## pcie_pio_ctrl
module pcie_pio_ctrl (
  input          clk,
  input          reset,
  input          tvalid,
  input  [63:0]  tdata,
  output         tready,
  input  [7:0]   tstrb,
  input  [21:0]  tuser,
  input          tlast,
  output [7:0]   cfg_addr,
  output [31:0]  cfg_wr_data,
  output         cfg_rd_cmd,
  output         cfg_wr_cmd,
  input  [31:0]  cfg_rd_data,
  input          cfg_valid,
  output         fifo0_wr_cmd,
  output [131:0] fifo0_wr_data,
  input          fifo0_empty_flag,
  input          fifo0_full_flag,
  input          fifo0_prog_full_flag,
  input          fifo1_full_flag,
  input          fifo1_empty_flag,
  output         fifo1_rd_cmd,
  input  [131:0] fifo1_rd_data,
  input  [7:0]   cfg_bus_number,
  input  [4:0]   cfg_device_number,
  input  [2:0]   cfg_function_number,
  input          lnk_up,
  input          cfg_to_turnoff,
  output         cfg_to_turnoff_ok,
  output         tx_tvalid,
  output [63:0]  tx_tdata,
  input          tx_tready,
  output [7:0]   tx_tstrb,
  output         tx_tlast
);
For scale: roughly 1400 flip-flops, about 540 I/O pins.
make LEC_CHECK=0 ABC_AREA=1 CAP_MARGIN=30 CELL_PAD_IN_SITES_DETAIL_PLACEMENT=0 CORE_ASPECT_RATIO=0.5 CORE_MARGIN=3 CORE_UTILIZATION=36 CTS_CLUSTER_SIZE=49 GPL_ROUTABILITY_DRIVEN=0 GPL_TIMING_DRIVEN=1 PLACE_DENSITY_LB_ADDON=0.27 SLEW_MARGIN=25 TNS_END_PERCENT=10 finish   # period 5.67 ns
run.sh (not shown) runs the stock make flow with config.mk's settings and CLKGATE_MAP_FILE=.
The first run went through all stages and came out clean.
Next try:
- ABC_AREA: 1 -> unset
- CAP_MARGIN: 30 -> 20
- CELL_PAD_IN_SITES_DETAIL_PLACEMENT: 0 -> unset
- CORE_ASPECT_RATIO: 0.5 -> unset
- CORE_MARGIN: 3 -> 2
- CORE_UTILIZATION: 36 -> 59
- CTS_CLUSTER_SIZE: 49 -> unset
- GPL_ROUTABILITY_DRIVEN: 0 -> unset
- GPL_TIMING_DRIVEN: 1 -> unset
- PLACE_DENSITY_LB_ADDON: 0.27 -> unset
- SLEW_MARGIN: 25 -> 20
- TNS_END_PERCENT: 10 -> unset
- clock period: 5.67 -> 3.27 ns (I/O delays scaled with it)
=>
- via count goes down by 14%
- clock skew barely changes
- power goes up by 77%
- global-route usage goes up by 13 points
- sequential power goes up by 74%
- fmax goes up by 31%
- register-to-register slack gets worse by 1.5 ns
- worst hold slack gets worse by 0.33 ns

Starting RTL as in the previous note.
==> flow/design.v (excerpt) <==
module pcie_pio_ctrl (
  input          clk,
  input          reset,
  input          tvalid,
  input  [63:0]  tdata,
  output         tready,
  input  [7:0]   tstrb,
  input  [21:0]  tuser,
  input          tlast,
  output [7:0]   cfg_addr,
  output [31:0]  cfg_wr_data,
  output         cfg_rd_cmd,
  output         cfg_wr_cmd,
  input  [31:0]  cfg_rd_data,
  input          cfg_valid,
  output         fifo0_wr_cmd,
  output [131:0] fifo0_wr_data,
  input          fifo0_empty_flag,
  input          fifo0_full_flag,
  input          fifo0_prog_full_flag,
  input          fifo1_full_flag,
  input          fifo1_empty_flag,
  output         fifo1_rd_cmd,
  input  [131:0] fifo1_rd_data,
  input  [7:0]   cfg_bus_number,
  input  [4:0]   cfg_device_number,
  input  [2:0]   cfg_function_number,
  input          lnk_up,
  input          cfg_to_turnoff,
  output         cfg_to_turnoff_ok,
  output         tx_tvalid,
  output [63:0]  tx_tdata,
  input          tx_tready,
  output [7:0]   tx_tstrb,
  output         tx_tlast
);
  wire [7:0]  a4lm_addr;
  wire [31:0] a4lm_wr_data;
  wire        a4lm_wr_cmd, a4lm_rd_cmd;
  wire        req_compl, tlp_enc_ready;
  wire [2:0]  compl_code;
  wire [2:0]  tenc_tc;
  wire [1:0]  tenc_attr;
  wire [9:0]  tenc_len;
  wire [15:0] tenc_rid;
  wire [7:0]  tenc_tag;
  wire [7:0]  tenc_be;
  wire [12:0] tenc_addr;
  wire [31:0] a4lm_data;
  wire        a4lm_valid;
  wire [1:0]  a4lm_err_code;
  wire        awvalid, awready, wrvalid, wrready, bready, bvalid;
  wire        arvalid, arready, rready, rvalid;
  wire [1:0]  awprot, arprot, bresp;
  wire [7:0]  awaddr, araddr;
  wire [3:0]  wrstrb;
  wire [31:0] wrdata, rdata;
  wire [2:0]  rresp;
  wire        rfwrcmd, rfrdcmd, rf_data_valid, slave_need_rf;
  wire [4:0]  rfrdaddr, rfwraddr;
  wire [31:0] rfwrdata, rfrddata;
  axi_tlp_decoder #(.AXIDATAWIDTH(8)) u_dec (
    .clk(clk), .reset(reset),
    .tvalid(tvalid), .tdata(tdata), .tready(tready), .tstrb(tstrb),
    .tuser(tuser), .tlast(tlast),
  ...
make LEC_CHECK=0 ABC_AREA=1 CAP_MARGIN=30 CORE_ASPECT_RATIO=0.56 CORE_MARGIN=2 CORE_UTILIZATION=40 GPL_ROUTABILITY_DRIVEN=1 GPL_TIMING_DRIVEN=0 HOLD_SLACK_MARGIN=0.04 MAX_ROUTING_LAYER=met4 MIN_ROUTING_LAYER=met2 PLACE_DENSITY_LB_ADDON=0.23 SLEW_MARGIN=20 finish   # period 10.0 ns
The first run died in global routing (5_1_grt) on GRT-0116.
==> next run, changes <==
==> flow/config.mk (replaced) <==
export PLATFORM = sky130hd
export DESIGN_NAME = pcie_pio_ctrl
export DESIGN_NICKNAME = pcie_pio_ctrl
export VERILOG_FILES = /design/flow/design.v
export SDC_FILE = /design/flow/constraint.sdc
export NUM_CORES = 4
export LEC_CHECK = 0
export CAP_MARGIN = 30
export CORE_MARGIN = 2
export CORE_UTILIZATION = 40
export HOLD_SLACK_MARGIN = 0.04
export SLEW_MARGIN = 20
Result: The changed run went through all stages and came out clean; die size went down by 3.1%; synthesized area went down by 3.0%; synthesized cell count went down by 28%.
==> next run, changes <==
--- a/flow/config.mk
+++ b/flow/config.mk
@@ -7,6 +7,16 @@
 export LEC_CHECK = 0
-export CAP_MARGIN = 30
-export CORE_MARGIN = 2
+export ABC_AREA = 0
+export CAP_MARGIN = 40
+export CELL_PAD_IN_SITES_DETAIL_PLACEMENT = 1
+export CORE_ASPECT_RATIO = 0.56
+export CORE_MARGIN = 6
 export CORE_UTILIZATION = 40
+export CTS_CLUSTER_DIAMETER = 22
+export CTS_CLUSTER_SIZE = 18
+export GPL_ROUTABILITY_DRIVEN = 0
+export GPL_TIMING_DRIVEN = 1
 export HOLD_SLACK_MARGIN = 0.04
+export MAX_ROUTING_LAYER = met4
+export MIN_ROUTING_LAYER = met1
+export PLACE_DENSITY_LB_ADDON = 0.23
 export SLEW_MARGIN = 20
The new run finished clean.
Synthesized cell count does not change.
Cell area rises by 7.9%.
Count of clock-buffer cells in the layout rises by 132.
Non-clock buffer count rises by 38.
Worst hold slack gets better by 27 ps.
Core utilization rises by 4.0 points.
Combinational power rises by 6.6%.
Clock power rises by 79%.
First-iteration DRC count rises by 35%.
Sequential power is about the same.
Worst setup slack gets better by 240 ps.
==> next run, changes <==
==> flow/config.mk (replaced) <==
export PLATFORM = sky130hd
export DESIGN_NAME = pcie_pio_ctrl
export DESIGN_NICKNAME = pcie_pio_ctrl
export VERILOG_FILES = /design/flow/design.v
export SDC_FILE = /design/flow/constraint.sdc
export NUM_CORES = 4
export LEC_CHECK = 0
export CAP_MARGIN = 20
export CORE_MARGIN = 2
export CORE_UTILIZATION = 19
export SLEW_MARGIN = 20
==> flow/constraint.sdc (replaced) <==
create_clock -name core_clock -period 13.8 [get_ports {clk}]
set_input_delay 2.7600 -clock core_clock [delete_from_list [all_inputs] [get_ports {clk}]]
set_output_delay 2.7600 -clock core_clock [all_outputs]
set_load 0.01 [all_outputs]
Core utilization shrinks by 28 points.
Sequential share of layout area grows by 1.8 points.
Worst setup slack improved by 3000 ps.
Sequential power went down by a quarter to a third.
Clock skew is higher by 78 ps.
Die area goes up by well over a third.
Routed wire length went down by a few percent.
Register-to-register slack gains 3900 ps.
Non-clock buffer count went down by 50.
Count of clock-buffer cells in the layout falls by 147.
Power and IR drop assume default switching activity.
